Design Convolution2D, start of the top module:
module Convolution2D(clk, rst, en_conv2d, base_result_addr, pix_base_addr, kernel_base_addr,
							in_pix, completed, pix_done, addrA, addrB, out_pix, kernel_weight
							);
Size in the first run: about 2000 cells after synthesis, ~170 flip-flops, roughly 140 I/O pins, about 18000 sq um of cells after synthesis.
Settings: LEC_CHECK=0, CAP_MARGIN=20, CELL_PAD_IN_SITES_GLOBAL_PLACEMENT=0, CORE_ASPECT_RATIO=0.5, CORE_MARGIN=7, CORE_UTILIZATION=66, CTS_CLUSTER_DIAMETER=154, CTS_CLUSTER_SIZE=100, HOLD_SLACK_MARGIN=0.26, SETUP_SLACK_MARGIN=-0.54, SLEW_MARGIN=20; clock period 10.0 ns.
run.sh (not shown) runs the stock make flow with config.mk's settings and CLKGATE_MAP_FILE=.
The first run finished clean.
Then changed:
Settings changed: CORE_MARGIN 7 to 2, CORE_UTILIZATION 66 to 47, HOLD_SLACK_MARGIN 0.26 to -0.08, SETUP_SLACK_MARGIN -0.54 to not set, TNS_END_PERCENT set to 15.
Result: Fmax increases by 0.41%; sequential share of layout area fell by 0.14 points; register-to-register slack is worse by 0.18 ns; core utilization came out lower by 22 points; hold slack degrades by 0.0072 ns; global-route usage decreases by 2.8 points; clock skew hardly moves.
Then changed:
Settings changed: CELL_PAD_IN_SITES_GLOBAL_PLACEMENT 0 to not set, CORE_ASPECT_RATIO 0.5 to not set, CORE_UTILIZATION 47 to 43, CTS_CLUSTER_DIAMETER 154 to 149, CTS_CLUSTER_SIZE 100 to 98, HOLD_SLACK_MARGIN -0.08 to not set, PLACE_DENSITY_LB_ADDON set to 0.2, TNS_END_PERCENT 15 to 100.
What happened: The new run went through all stages and came out clean. Design area climbs by 0.51%. Hold slack barely changes. Synthesized cell count does not change.

========
Convolution2D again, from the RTL that the note above started with.
## Convolution2D
module Convolution2D(clk, rst, en_conv2d, base_result_addr, pix_base_addr, kernel_base_addr,
							in_pix, completed, pix_done, addrA, addrB, out_pix, kernel_weight
							);
Settings: LEC_CHECK=0, CAP_MARGIN=20, CELL_PAD_IN_SITES_GLOBAL_PLACEMENT=0, CORE_MARGIN=2, CORE_UTILIZATION=40, CTS_CLUSTER_DIAMETER=154, CTS_CLUSTER_SIZE=100, HOLD_SLACK_MARGIN=-0.08, SLEW_MARGIN=20; clock period 10.0 ns.
Rerun with:
CELL_PAD_IN_SITES_GLOBAL_PLACEMENT = 2   (was 0)
CTS_CLUSTER_DIAMETER = 384   (was 154)
CTS_CLUSTER_SIZE = 32   (was 100)
Effect: The new run completed without violations. Design area is higher slightly. Non-clock buffer count increases by 3. Critical path depth is unchanged. Register-to-register slack got worse by 0.04 ns. Setup slack degrades by 0.058 ns. Global-route usage is higher by 2.2 points.
Rerun with:
CELL_PAD_IN_SITES_GLOBAL_PLACEMENT = not set   (was 2)
CORE_UTILIZATION = 46   (was 40)
CTS_CLUSTER_DIAMETER = 149   (was 384)
CTS_CLUSTER_SIZE = 98   (was 32)
HOLD_SLACK_MARGIN = not set   (was -0.08)
PLACE_DENSITY_LB_ADDON = 0.2   (was not set)
TNS_END_PERCENT = 30   (was not set)
=>
- routed wire length went down by about 10%
- flip-flop count is unchanged
- cell count came out lower by about 3.2%
- first-iteration DRC count increases by 20%
- critical path depth does not change
- clock skew is about the same
- via count is higher by about 2%
- sequential share of layout area grows by 0.21 points
Rerun with:
CAP_MARGIN = 10   (was 20)
CELL_PAD_IN_SITES_DETAIL_PLACEMENT = 2   (was not set)
CORE_UTILIZATION = 40   (was 46)
CTS_CLUSTER_DIAMETER = not set   (was 149)
CTS_CLUSTER_SIZE = not set   (was 98)
PLACE_DENSITY_LB_ADDON = not set   (was 0.2)
TNS_END_PERCENT = not set   (was 30)
The changed run produced a clean layout.
Cell area climbs by 0.76%.
Routed wire length grows by 52%.
Global-route usage is higher by 6.3 points.
Die area rises by 15%.
First-iteration DRC count drops by 18%.
Area after synthesis stays the same.

========
JK:
Starting RTL as in the previous note.
make LEC_CHECK=0 CAP_MARGIN=20 CORE_MARGIN=2 CORE_UTILIZATION=21 SLEW_MARGIN=20 finish   # period 8.59 ns
JK: no failed stages, no open violations at the end
The following lists how MS was set up differently from JK:
Settings: CORE_UTILIZATION changed from 21 to 60; the clock period (ns, I/O delays scaled along) changed from 8.59 to 4.42.
## What came out
The layout from MS, despite a flow that completed every stage, fails the layout checks, with the failing checks listed as setup timing.
Area of the core region was lower in the run labelled MS.
Number of vias in the routed layout sits higher in MS than in JK.
In the reports for JK and MS, the larger biggest cell delay along the critical path belongs to JK.
#### Input delta (AL over MS)
Settings: CTS_CLUSTER_SIZE now 48, previously not set; CORE_UTILIZATION now 72, was 60; the clock period (ns, I/O delays scaled along) now 6.54, was 4.42.
Results
Status AL: flow complete, layout not clean - setup timing
In MS the implementation ran to completion but is not tape-out ready, as the final checks report setup timing.
The wire length on met3 of AL exceeds that of MS by 5.0 mm.
Diff MS -> AL | arrival time of data at the critical path endpoint | increase of 1.01 ns
met1 global-route usage for AL: 7.1 points up relative to MS
AL vs. MS: number of cells on the critical path went up by about 4.3%.
When AL is measured against MS, its clock buffer count turns out 1 higher.
#### Input delta (TR over AL)
Settings: a change of CORE_UTILIZATION from 72 to 68; a change of CTS_CLUSTER_SIZE from 48 to 37; a change of the clock period (ns, I/O delays scaled along) from 6.54 to 5.99.
Findings:
Diff AL -> TR: total of endpoints with negative setup slack in the final report saw an increase; first-pass GRT wire length held; final cell count rose 36; logic gate fraction of the total cell area decreased by 0.19 points relative to the old numbers.
Looking at hold slack, TR sits 0.010 ns below AL.
Overall routing resource usage for TR: 3.4 points down relative to AL
Complete run, failing final checks: TR, reason setup timing.
Diff AL -> TR: setup slack moved up.
TR vs AL: worst reg2reg path depth down

========
Setup of exp/pepper:
Starting RTL as in the previous note.
Design Convolution2D, start of the top module:
module Convolution2D(clk, rst, en_conv2d, base_result_addr, pix_base_addr, kernel_base_addr,
							in_pix, completed, pix_done, addrA, addrB, out_pix, kernel_weight
							);
export LEC_CHECK = 0
export ABC_AREA = 1
export CAP_MARGIN = 10
export CELL_PAD_IN_SITES_DETAIL_PLACEMENT = 1
export CELL_PAD_IN_SITES_GLOBAL_PLACEMENT = 1
export CORE_MARGIN = 2
export CORE_UTILIZATION = 40
export GPL_TIMING_DRIVEN = 1
export HOLD_SLACK_MARGIN = 0.03
export MAX_ROUTING_LAYER = met4
export PLACE_DENSITY_LB_ADDON = 0.08
export SLEW_MARGIN = 0
create_clock -name core_clock -period 10.0 [get_ports {clk}]
Having completed the whole flow, exp/pepper delivered a layout that passed the timing, DRC and antenna checks.
--- input diff exp/pepper..exp/delta ---
- a change of CELL_PAD_IN_SITES_GLOBAL_PLACEMENT from 1 to 0
- an added CORE_ASPECT_RATIO of 0.5
- a deleted ABC_AREA that had been 1
- a change of CORE_UTILIZATION from 40 to 66
- a deleted CELL_PAD_IN_SITES_DETAIL_PLACEMENT that had been 1
- an added CTS_CLUSTER_DIAMETER of 154
- a deleted MAX_ROUTING_LAYER that had been met4
- a change of CAP_MARGIN from 10 to 20
- a change of HOLD_SLACK_MARGIN from 0.03 to 0.26
- a deleted GPL_TIMING_DRIVEN that had been 1
- an added CTS_CLUSTER_SIZE of 100
- a change of SLEW_MARGIN from 0 to 20
- a deleted PLACE_DENSITY_LB_ADDON that had been 0.08
### Flow results
- Taking exp/pepper as the reference, in exp/delta global-route wire length before repair lost 26000 microns, chip area in the Yosys report now sits lower, inverter tally of the final layout excluding the clock network dropped 44%.
- Fmax ended up 8.3 MHz lower on exp/delta than on exp/pepper.
- The run showing the greater cell count along the critical path is exp/pepper.
- On number of well taps: exp/delta sits below exp/pepper.
- Hold slack in exp/delta vs exp/pepper: up 0.0042 ns

========
Starting RTL as in the previous note.
## Convolution2D
module Convolution2D(clk, rst, en_conv2d, base_result_addr, pix_base_addr, kernel_base_addr,
							in_pix, completed, pix_done, addrA, addrB, out_pix, kernel_weight
							);
export LEC_CHECK = 0
export ABC_AREA = 1
export CAP_MARGIN = 20
export CORE_MARGIN = 2
export CORE_UTILIZATION = 72
export CTS_CLUSTER_DIAMETER = 376
export CTS_CLUSTER_SIZE = 10
export PLACE_DENSITY_LB_ADDON = 0.12
export SETUP_SLACK_MARGIN = 1.21
export SLEW_MARGIN = 20
create_clock -name core_clock -period 4.14 [get_ports {clk}]
The starting point ended with an error in 5_1_grt, error GRT-0116.
==> next run, changes <==
- ABC_AREA: 1 -> default
- CORE_UTILIZATION: 72 -> 40
- CTS_CLUSTER_DIAMETER: 376 -> default
- CTS_CLUSTER_SIZE: 10 -> default
- PLACE_DENSITY_LB_ADDON: 0.12 -> default
- SETUP_SLACK_MARGIN: 1.21 -> default
- clock period: 4.14 -> 8.59 ns (I/O delays scaled with it)
=> With this change the flow completed without violations. Area after synthesis decreases by 7.4%. Die size went up by 65%. Synthesized cell count shrinks by 22%.
==> next run, changes <==
- CORE_UTILIZATION: 40 -> 68
- CTS_CLUSTER_SIZE: default -> 37
- clock period: 8.59 -> 5.88 ns (I/O delays scaled with it)
Now the flow finished but fails on setup timing.
Sequential share of layout area went down by 1.7 points.
Design area went up by roughly a tenth.
Non-clock buffer count went up by 194.
First-iteration DRC count went up by well over a third.
==> next run, changes <==
- CORE_UTILIZATION: 68 -> 58
- CTS_CLUSTER_SIZE: 37 -> default
- clock period: 5.88 -> 6.9 ns (I/O delays scaled with it)
Effect:
- The new run finished clean
- wire length decreases by a quarter to a third
- setup slack improves by 0.85 ns
- die size increases by about a fifth
- final cell count decreases slightly
- worst hold slack degrades by 0.014 ns
- sequential share of layout area increases by 0.86 points

========
Starting RTL as in the previous note.
==> flow/config.mk <==
export PLATFORM = sky130hd
export DESIGN_NAME = Convolution2D
export DESIGN_NICKNAME = Convolution2D
export VERILOG_FILES = /design/flow/design.v
export SDC_FILE = /design/flow/constraint.sdc
export NUM_CORES = 4
export LEC_CHECK = 0
export CAP_MARGIN = 20
export CORE_MARGIN = 2
export CORE_UTILIZATION = 70
export CTS_CLUSTER_DIAMETER = 207
export SETUP_SLACK_MARGIN = -0.53
export SLEW_MARGIN = 20
==> flow/constraint.sdc <==
create_clock -name core_clock -period 6.9 [get_ports {clk}]
set_input_delay 1.3800 -clock core_clock [delete_from_list [all_inputs] [get_ports {clk}]]
set_output_delay 1.3800 -clock core_clock [all_outputs]
set_load 0.01 [all_outputs]
The starting point completed, yet does not pass: negative setup slack.
Change:
- CTS_CLUSTER_DIAMETER: 207 -> not set
- CTS_CLUSTER_SIZE: not set -> 37
- SETUP_SLACK_MARGIN: -0.53 -> not set
- clock period: 6.9 -> 6.54 ns (I/O delays scaled with it)
The new run finished but fails on negative setup slack.
Die area stays the same.
Cell count is higher by 3.3%.
Routed wire length went up by 37%.
Global-route usage rises by 5.0 points.
Setup slack is worse by 0.088 ns.
Worst hold slack is better by 0.0043 ns.
Core utilization rose by 4.6 points.
Change:
- CTS_CLUSTER_SIZE: 37 -> 42
- clock period: 6.54 -> 5.75 ns (I/O delays scaled with it)
Result: The new run ended with an error in global routing (5_1_grt); area after synthesis is unchanged; die size stays the same; synthesized cell count does not change.

========
north:
The RTL this note starts from:
==> flow/design.v <==
`timescale 1ns / 1ps
module calculator(rst, clk, en, kernel_weights, in_pix, ack, out_pix, done, write);
	input rst, clk, en, ack;
	input signed [15:0]kernel_weights, in_pix;
	output reg done;
	output reg signed [31:0]out_pix;
	reg signed [31:0]temp;
	reg [4:0]counter;
	output write;
	parameter kernel_size = 3;
	assign write = (counter == (kernel_size*kernel_size)+1);
	always @ (posedge clk) begin
		done <= 0;
		if (rst || en == 0) begin
			counter <= 0;
			temp <= 0;
		end
		else begin
			if (counter < (kernel_size*kernel_size)+2)
				counter <= counter + 1;
			if (counter >= 1 && counter <= (kernel_size*kernel_size))
				temp <= temp + (kernel_weights * in_pix);
			if (counter == (kernel_size*kernel_size)+1) begin
				out_pix <= temp;
				done <= 1;
			end
		end
	end
endmodule
`timescale 1ns / 1ps
module ctrl(clk, en, write, result_addr, base_addrA, base_addrB, addrA, addrB);
	input clk, en, write;
	output reg [13:0]addrA;
	output reg [13:0]addrB;
	input [13:0]base_addrA;
	input [13:0]result_addr;
	input [13:0]base_addrB;
	parameter img_width = 48, kernel_size = 3;
	reg [4:0]count;
	reg [2:0]i;
	always @ (posedge clk)begin
		if(en)begin
			addrA <= addrA + 1;
			addrB <= addrB + 1;
			count <= count + 1;
			if (count >= kernel_size-1) begin
				i <= i+1;
				addrA <= base_addrA + (i+1)*img_width;
				count <= 0;
			end
			if (write)begin
				addrA <= result_addr;
			end
		end
		else begin
			addrA <= base_addrA;
			addrB <= base_addrB;
			count <= 0;
			i <= 0;
		end
	end
endmodule
`timescale 1ns / 1ps
module pixelpointprocessor(rst, en, clk, ack, result_addr, base_addrA, base_addrB, in_pix, kernel_weight, done, addrA, addrB, out_pix);
	input rst, en;
	input clk, ack;
	input [13:0]base_addrA;
	input [13:0]base_addrB;
	input [13:0]result_addr;
	parameter img_width = 48, kernel_size = 3;
	output [13:0] addrA;
	output [13:0] addrB;
	output signed [31:0] out_pix;
	output done;
	wire write;
	input signed [15:0]in_pix, kernel_weight;
	ctrl #(img_width, kernel_size) C1(clk, en, write, result_addr, base_addrA, base_addrB, addrA, addrB);
	calculator #(kernel_size) calc1(rst, clk, en, kernel_weight, in_pix, ack, out_pix, done, write);
endmodule
`timescale 1ns / 1ps
module ctrl_conv2D(rst, en_conv2d, clk, done, base_result_addr, pix_base_addr, kernel_base_addr, pix_addr, kernel_addr, en, ack, result_addr, completed);
	input rst, en_conv2d, clk, done;
	input [13:0]kernel_base_addr;
	input [13:0]pix_base_addr, base_result_addr;
	output reg [13:0]result_addr;
	output reg [13:0]pix_addr;
	output reg [13:0]kernel_addr;
	parameter img_width = 48, kernel_size = 3;
	localparam out_width = img_width - kernel_size + 1;
	output reg en, completed;
	reg busy;
	reg [6:0]col;
	reg [6:0]row;
	output reg ack;
	always @ (posedge clk)begin
		ack <= 0;
		completed <= 0;
		if (rst) begin
			busy <= 0;
			en <= 0;
			pix_addr <= 0;
			kernel_addr <= 0;
			result_addr <= 0;
		end
		else if (!busy) begin
			if (en_conv2d) begin
				busy <= 1;
				pix_addr <= pix_base_addr;
				kernel_addr <= kernel_base_addr;
				result_addr <= base_result_addr;
				col <= 0;
				row <= 0;
			end
		end
		else if (done) begin
			ack <= 1;
			en <= 0;
			result_addr <= result_addr + 1;
			if (col < out_width-1) begin
				col <= col + 1;
				pix_addr <= pix_addr + 1;
			end
			else begin
				col <= 0;
				row <= row + 1;
				pix_addr <= pix_addr + kernel_size;
			end
			if (col == out_width-1 && row == out_width-1) begin
				busy <= 0;
				completed <= 1;
			end
		end
		else if (!en) begin
			en <= 1;
		end
	end
endmodule
`timescale 1ns / 1ps
module Convolution2D(clk, rst, en_conv2d, base_result_addr, pix_base_addr, kernel_base_addr,
							in_pix, completed, pix_done, addrA, addrB, out_pix, kernel_weight
							);
	input signed[15:0]in_pix, kernel_weight;
	input clk, rst, en_conv2d;
	input [13:0]kernel_base_addr;
	input [13:0]pix_base_addr;
	input [13:0]base_result_addr;
	parameter img_width = 48, kernel_size = 3;
	output completed, pix_done;
	output signed[31:0] out_pix;
	output [13:0]addrA, addrB;
	wire en, ack;
	wire [13:0]pix_addr;
	wire [13:0]kernel_addr;
	wire [13:0]result_addr;
	ctrl_conv2D #(img_width, kernel_size) C2(rst, en_conv2d, clk, pix_done, base_result_addr, pix_base_addr, kernel_base_addr, pix_addr, kernel_addr, en, ack, result_addr, completed);	
	pixelpointprocessor #(img_width, kernel_size) P1(rst, en, clk, ack, result_addr, pix_addr, kernel_addr, in_pix, kernel_weight, pix_done, addrA, addrB, out_pix);
endmodule
Settings: LEC_CHECK=0, CAP_MARGIN=20, CELL_PAD_IN_SITES_DETAIL_PLACEMENT=2, CORE_MARGIN=2, CORE_UTILIZATION=19, CTS_CLUSTER_DIAMETER=196, CTS_CLUSTER_SIZE=13, GPL_ROUTABILITY_DRIVEN=1, GPL_TIMING_DRIVEN=0, MIN_ROUTING_LAYER=met2, PLACE_DENSITY=0.37, SETUP_SLACK_MARGIN=0.69, SLEW_MARGIN=20; clock period 5.2 ns.
STATUS run=north STAGES=ALL_DONE FINAL_CHECKS=FAILED CAUSE=setup timing
Relative to north, the following input files were edited for south:
- changing CORE_UTILIZATION from 19 to 68
- removing GPL_TIMING_DRIVEN (formerly 0)
- removing PLACE_DENSITY (formerly 0.37)
- changing CTS_CLUSTER_DIAMETER from 196 to 50
- changing CTS_CLUSTER_SIZE from 13 to 24
- removing MIN_ROUTING_LAYER (formerly met2)
- removing SETUP_SLACK_MARGIN (formerly 0.69)
- removing GPL_ROUTABILITY_DRIVEN (formerly 1)
- removing CELL_PAD_IN_SITES_DETAIL_PLACEMENT (formerly 2)
- changing the clock period (ns, I/O delays scaled along) from 5.2 to 4.42
Results
Summary: with north as the reference, post-route cell area in south moved down by a few percent.
Between south and north, it is south whose floorplan core density is higher, by 50 points.
The post-place instance area of south and that of north are within noise of each other.
In the tables for north and south, height of the die reads higher with north.
Every stage of south finished as expected; the final checks, on the other hand, flagged setup timing, which means the layout fails.
Here is what was changed in the inputs of east compared with south.
- a deleted CTS_CLUSTER_DIAMETER that had been 50
- a deleted CTS_CLUSTER_SIZE that had been 24
- a change of CORE_UTILIZATION from 68 to 66
- a change of the clock period (ns, I/O delays scaled along) from 4.42 to 6.9
[summary]
- east completed every stage of the flow, and the final layout passed the timing, DRC and antenna checks.
- NOTE total routed wirelength south->east decreased by more than a quarter
- Looking at maximum number of pins on one net before global-route repair across south and east, the one that comes out higher is east.
- Measured against each other, south and east differ in fraction of area in registers, the higher figure coming from east.
### east -> west
- CTS_CLUSTER_DIAMETER now 207, previously not set
- CORE_UTILIZATION now 72, was 66
- SETUP_SLACK_MARGIN now 1.96, previously not set
- CTS_CLUSTER_SIZE now 58, previously not set
- CORE_ASPECT_RATIO now 0.5, previously not set
- PLACE_DENSITY_LB_ADDON now 0.06, previously not set
Tool error GRT-0232 stopped west during global routing; no final results.
east: flow completed, timing, DRC and antenna clean
Summed standard-cell area reported by yosys: west vs east, no meaningful difference
Comparing west and east, the higher placer congestion estimate is on west.
Post-CTS repair timing setup buffer count delta for west relative to east: 83 higher
